// sort_pipe
module sort_pipe #(
parameter DATA_WIDTH='d8
)(
input 				          clk,
input 				          rst_n,
input 					      client_val,
input [(8*DATA_WIDTH)-1:0]    client_data,
output reg                    client_rdy,
input 				          sort_rdy,
output reg                    sort_val,
output reg [8*DATA_WIDTH-1:0]   sort_data
);
Size in the first run: ~3,600 cells after synthesis, roughly 520 flip-flops, roughly 28,000 um^2 of cells after synthesis.
clock: 1.63 ns
lec_check: 0
abc_area: 1
cap_margin: 40
cell_pad_in_sites_detail_placement: 1
core_margin: 7
core_utilization: 24
cts_cluster_diameter: 121
gpl_routability_driven: 0
gpl_timing_driven: 0
max_routing_layer: met4
min_routing_layer: met2
slew_margin: 20
tns_end_percent: 70
run.sh (not shown) runs the stock make flow with config.mk's settings and CLKGATE_MAP_FILE=.
The starting point never finished: it broke off in global routing.
Rerun with:
ABC_AREA = not set   (was 1)
CAP_MARGIN = 20   (was 40)
CELL_PAD_IN_SITES_DETAIL_PLACEMENT = not set   (was 1)
CORE_MARGIN = 2   (was 7)
CORE_UTILIZATION = 56   (was 24)
CTS_CLUSTER_DIAMETER = not set   (was 121)
GPL_ROUTABILITY_DRIVEN = not set   (was 0)
GPL_TIMING_DRIVEN = not set   (was 0)
MAX_ROUTING_LAYER = not set   (was met4)
MIN_ROUTING_LAYER = not set   (was met2)
PLACE_DENSITY = 0.6   (was not set)
TNS_END_PERCENT = not set   (was 70)
clock period = 2.5 ns   (was 1.63 ns; I/O delays follow)
=> This time the run went through all stages and came out clean; area after synthesis rises by 2.1%; die area falls by 58%; synthesized cell count falls by 9.4%.
Rerun with:
CELL_PAD_IN_SITES_DETAIL_PLACEMENT = 0   (was not set)
CELL_PAD_IN_SITES_GLOBAL_PLACEMENT = 0   (was not set)
CORE_ASPECT_RATIO = 1.28   (was not set)
GPL_ROUTABILITY_DRIVEN = 1   (was not set)
MAX_ROUTING_LAYER = met5   (was not set)
MIN_ROUTING_LAYER = met1   (was not set)
PLACE_DENSITY = not set   (was 0.6)
PLACE_DENSITY_LB_ADDON = 0.14   (was not set)
clock period = 1.97 ns   (was 2.5 ns; I/O delays follow)
The changed run completed and failed the layout checks on setup timing.
Worst hold slack is worse by 110 ps.
Total power climbs by 41%.
Worst setup slack is worse by 180 ps.
Area after synthesis is unchanged.
Final cell count climbs by 6.7%.
Rerun with:
CELL_PAD_IN_SITES_GLOBAL_PLACEMENT = 3   (was 0)
CORE_UTILIZATION = 57   (was 56)
PLACE_DENSITY_LB_ADDON = 0.19   (was 0.14)
SETUP_SLACK_MARGIN = 0.51   (was not set)
clock period = 1.47 ns   (was 1.97 ns; I/O delays follow)
After rerunning: Now the flow did not get past global placement without I/O, error FLW-0024; area after synthesis stays the same; die area went down by 1.7%; synthesized cell count does not change.


sort_pipe again, from the RTL that the note above started with.
## sort_pipe
module sort_pipe #(
parameter DATA_WIDTH='d8
)(
input 				          clk,
input 				          rst_n,
input 					      client_val,
input [(8*DATA_WIDTH)-1:0]    client_data,
output reg                    client_rdy,
input 				          sort_rdy,
output reg                    sort_val,
output reg [8*DATA_WIDTH-1:0]   sort_data
);
reg [DATA_WIDTH-1 : 0] D0;
reg [DATA_WIDTH-1 : 0] D1;
reg [DATA_WIDTH-1 : 0] D2;
reg [DATA_WIDTH-1 : 0] D3;
reg [DATA_WIDTH-1 : 0] D4;
reg [DATA_WIDTH-1 : 0] D5;
reg [DATA_WIDTH-1 : 0] D6;
reg [DATA_WIDTH-1 : 0] D7;
reg [DATA_WIDTH-1:0] P0_C0_MAX;
reg [DATA_WIDTH-1:0] P0_C0_MIN;
reg [DATA_WIDTH-1:0] P0_C1_MIN;
reg [DATA_WIDTH-1:0] P0_C1_MAX;
reg [DATA_WIDTH-1:0] P0_C2_MAX;
reg [DATA_WIDTH-1:0] P0_C2_MIN;
reg [DATA_WIDTH-1:0] P0_C3_MIN;
reg [DATA_WIDTH-1:0] P0_C3_MAX;
reg [DATA_WIDTH-1:0] P1_C0_MAX;
reg [DATA_WIDTH-1:0] P1_C0_MIN;
reg [DATA_WIDTH-1:0] P1_C1_MIN;
reg [DATA_WIDTH-1:0] P1_C1_MAX;
reg [DATA_WIDTH-1:0] P1_C2_MAX;
reg [DATA_WIDTH-1:0] P1_C2_MIN;
reg [DATA_WIDTH-1:0] P1_C3_MIN;
reg [DATA_WIDTH-1:0] P1_C3_MAX;
reg [DATA_WIDTH-1:0] P2_C0_MIN;
reg [DATA_WIDTH-1:0] P2_C0_MAX;
reg [DATA_WIDTH-1:0] P2_C1_MIN;
reg [DATA_WIDTH-1:0] P2_C1_MAX;
reg [DATA_WIDTH-1:0] P3_C0_MIN;
reg [DATA_WIDTH-1:0] P3_C0_MAX;
reg [DATA_WIDTH-1:0] P3_C1_MIN;
reg [DATA_WIDTH-1:0] P3_C1_MAX;
reg [DATA_WIDTH-1:0] P3_C2_MIN;
reg [DATA_WIDTH-1:0] P3_C2_MAX;
reg [DATA_WIDTH-1:0] P3_C3_MIN;
reg [DATA_WIDTH-1:0] P3_C3_MAX;
reg [DATA_WIDTH-1:0] P4_C0_MIN;
reg [DATA_WIDTH-1:0] P4_C0_MAX;
reg [DATA_WIDTH-1:0] P4_C1_MAX;
reg [DATA_WIDTH-1:0] P4_C1_MIN;
reg [DATA_WIDTH-1:0] P4_C2_MIN;
reg [DATA_WIDTH-1:0] P4_C2_MAX;
reg [DATA_WIDTH-1:0] P4_C3_MAX;
reg [DATA_WIDTH-1:0] P4_C3_MIN;
reg [DATA_WIDTH-1:0] P5_C0_MIN;
reg [DATA_WIDTH-1:0] P5_C0_MAX;
reg [DATA_WIDTH-1:0] P5_C1_MAX;
reg [DATA_WIDTH-1:0] P5_C1_MIN;
reg [DATA_WIDTH-1:0] P5_C2_MIN;
reg [DATA_WIDTH-1:0] P5_C2_MAX;
reg [DATA_WIDTH-1:0] P5_C3_MAX;
reg [DATA_WIDTH-1:0] P5_C3_MIN;
reg [DATA_WIDTH-1:0] P2_C0_MIN_D;
reg [DATA_WIDTH-1:0] P2_C2_MIN_D;
reg [DATA_WIDTH-1:0] P2_C1_MAX_D;
reg [DATA_WIDTH-1:0] P2_C3_MAX_D;
  ...
export LEC_CHECK = 0
export ABC_AREA = 1
export CAP_MARGIN = 20
export CELL_PAD_IN_SITES_DETAIL_PLACEMENT = 1
export CELL_PAD_IN_SITES_GLOBAL_PLACEMENT = 3
export CORE_ASPECT_RATIO = 1.2
export CORE_MARGIN = 3
export CORE_UTILIZATION = 58
export CTS_CLUSTER_DIAMETER = 21
export CTS_CLUSTER_SIZE = 79
export GPL_TIMING_DRIVEN = 0
export MAX_ROUTING_LAYER = met4
export MIN_ROUTING_LAYER = met2
export PLACE_DENSITY_LB_ADDON = 0.23
export SETUP_SLACK_MARGIN = 0.19
export SLEW_MARGIN = 20
export TNS_END_PERCENT = 65
create_clock -name core_clock -period 1.78 [get_ports {clk}]
The first run stopped in 3_1_place_gp_skip_io.
Then changed:
- ABC_AREA: 1 -> unset
- CELL_PAD_IN_SITES_DETAIL_PLACEMENT: 1 -> unset
- CELL_PAD_IN_SITES_GLOBAL_PLACEMENT: 3 -> unset
- CORE_ASPECT_RATIO: 1.2 -> unset
- CORE_MARGIN: 3 -> 2
- CORE_UTILIZATION: 58 -> 66
- CTS_CLUSTER_DIAMETER: 21 -> unset
- CTS_CLUSTER_SIZE: 79 -> unset
- GPL_TIMING_DRIVEN: 0 -> unset
- MAX_ROUTING_LAYER: met4 -> unset
- MIN_ROUTING_LAYER: met2 -> unset
- PLACE_DENSITY: unset -> 0.6
- PLACE_DENSITY_LB_ADDON: 0.23 -> unset
- SETUP_SLACK_MARGIN: 0.19 -> -0.17
- TNS_END_PERCENT: 65 -> unset
- clock period: 1.78 -> 1.71 ns (I/O delays scaled with it)
This time the run aborted during 5_1_grt, error ODB-0269.
Die area goes down by 12%.
Synthesized area is higher by 2.1%.
Synthesized cell count fell by 9.4%.
Then changed:
- CORE_UTILIZATION: 66 -> 58
- PLACE_DENSITY: 0.6 -> unset
- SETUP_SLACK_MARGIN: -0.17 -> -0.19
- clock period: 1.71 -> 2.26 ns (I/O delays scaled with it)
=> With this change the flow completed with no timing, DRC or antenna violations; die size rises by 14%; synthesized cell count is unchanged; area after synthesis stays the same.
Then changed:
- CORE_UTILIZATION: 58 -> 66
- PLACE_DENSITY: unset -> 0.6
- SETUP_SLACK_MARGIN: -0.19 -> unset
- clock period: 2.26 -> 2.03 ns (I/O delays scaled with it)
Now the flow finished but fails on negative setup slack.
Non-clock buffer count increases by 108.
Core utilization goes up by 12 points.
Sequential power went up by about 9%.
Final area rises by about 3.6%.
Routed wire length is higher by about 7%.
Clock power rises by about 10%.
Area after synthesis is unchanged.
Clock-buffer cell count went down by 3.
Setup slack gets worse by 0.055 ns.


Starting RTL as in the previous note.
export LEC_CHECK = 0
export CAP_MARGIN = 20
export CELL_PAD_IN_SITES_DETAIL_PLACEMENT = 2
export CORE_MARGIN = 2
export CORE_UTILIZATION = 40
export CTS_CLUSTER_DIAMETER = 301
export GPL_TIMING_DRIVEN = 0
export SLEW_MARGIN = 20
create_clock -name core_clock -period 3.0 [get_ports {clk}]
The starting point finished but fails on setup timing.
Next try:
--- a/flow/config.mk
+++ b/flow/config.mk
@@ -7,0 +8 @@
+export ABC_AREA = 1
@@ -9,4 +10,5 @@
-export CELL_PAD_IN_SITES_DETAIL_PLACEMENT = 2
-export CORE_MARGIN = 2
-export CORE_UTILIZATION = 40
-export CTS_CLUSTER_DIAMETER = 301
+export CELL_PAD_IN_SITES_GLOBAL_PLACEMENT = 3
+export CORE_ASPECT_RATIO = 1.2
+export CORE_MARGIN = 3
+export CORE_UTILIZATION = 58
+export CTS_CLUSTER_DIAMETER = 329
@@ -13,0 +16,4 @@
+export MAX_ROUTING_LAYER = met4
+export MIN_ROUTING_LAYER = met2
+export PLACE_DENSITY_LB_ADDON = 0.21
+export SETUP_SLACK_MARGIN = 0.19
Result: The changed run died in global placement without I/O with FLW-0024. Die size shrinks by a quarter to a third. Synthesized area fell by a few percent. Synthesized cell count grows by roughly a tenth.
Next try:
==> flow/config.mk (replaced) <==
export PLATFORM = sky130hd
export DESIGN_NAME = sort_pipe
export DESIGN_NICKNAME = sort_pipe
export VERILOG_FILES = /design/flow/design.v
export SDC_FILE = /design/flow/constraint.sdc
export NUM_CORES = 4
export LEC_CHECK = 0
export CAP_MARGIN = 20
export CORE_MARGIN = 2
export CORE_UTILIZATION = 66
export CTS_CLUSTER_SIZE = 32
export PLACE_DENSITY = 0.6
export SLEW_MARGIN = 20
export TNS_END_PERCENT = 80
==> flow/constraint.sdc (replaced) <==
create_clock -name core_clock -period 1.73 [get_ports {clk}]
set_input_delay 0.3460 -clock core_clock [delete_from_list [all_inputs] [get_ports {clk}]]
set_output_delay 0.3460 -clock core_clock [all_outputs]
set_load 0.01 [all_outputs]
With this change the flow never finished: it broke off in global routing.
Synthesized area goes up by a few percent.
Synthesized cell count goes down by roughly a tenth.
Die area goes down by roughly a tenth.
Next try:
--- a/flow/config.mk
+++ b/flow/config.mk
@@ -10,3 +10,3 @@
-export CORE_UTILIZATION = 66
-export CTS_CLUSTER_SIZE = 32
-export PLACE_DENSITY = 0.6
+export CORE_UTILIZATION = 72
+export PLACE_DENSITY_LB_ADDON = 0.26
+export SETUP_SLACK_MARGIN = 0.6
@@ -14 +13,0 @@
-export TNS_END_PERCENT = 80
==> flow/constraint.sdc (replaced) <==
create_clock -name core_clock -period 2.03 [get_ports {clk}]
set_input_delay 0.4060 -clock core_clock [delete_from_list [all_inputs] [get_ports {clk}]]
set_output_delay 0.4060 -clock core_clock [all_outputs]
set_load 0.01 [all_outputs]
What happened:
- With this change the flow never finished: it broke off in clock tree synthesis with DPL-0033
- synthesized cell count does not change
- die area drops by 8.2%
- area after synthesis stays the same
Next try:
--- a/flow/config.mk
+++ b/flow/config.mk
@@ -7,0 +8 @@
+export ABC_AREA = 1
@@ -11,2 +12,5 @@
-export PLACE_DENSITY_LB_ADDON = 0.26
-export SETUP_SLACK_MARGIN = 0.6
+export CTS_CLUSTER_DIAMETER = 356
+export CTS_CLUSTER_SIZE = 30
+export HOLD_SLACK_MARGIN = 0.29
+export PLACE_DENSITY = 0.64
+export SETUP_SLACK_MARGIN = -0.15
==> flow/constraint.sdc (replaced) <==
create_clock -name core_clock -period 1.6 [get_ports {clk}]
set_input_delay 0.3200 -clock core_clock [delete_from_list [all_inputs] [get_ports {clk}]]
set_output_delay 0.3200 -clock core_clock [all_outputs]
set_load 0.01 [all_outputs]
Effect: This time the run failed in global routing; synthesized area falls by 2.1%; die area drops by 2.0%; synthesized cell count rose by 10%.
Power and IR drop assume default switching activity.
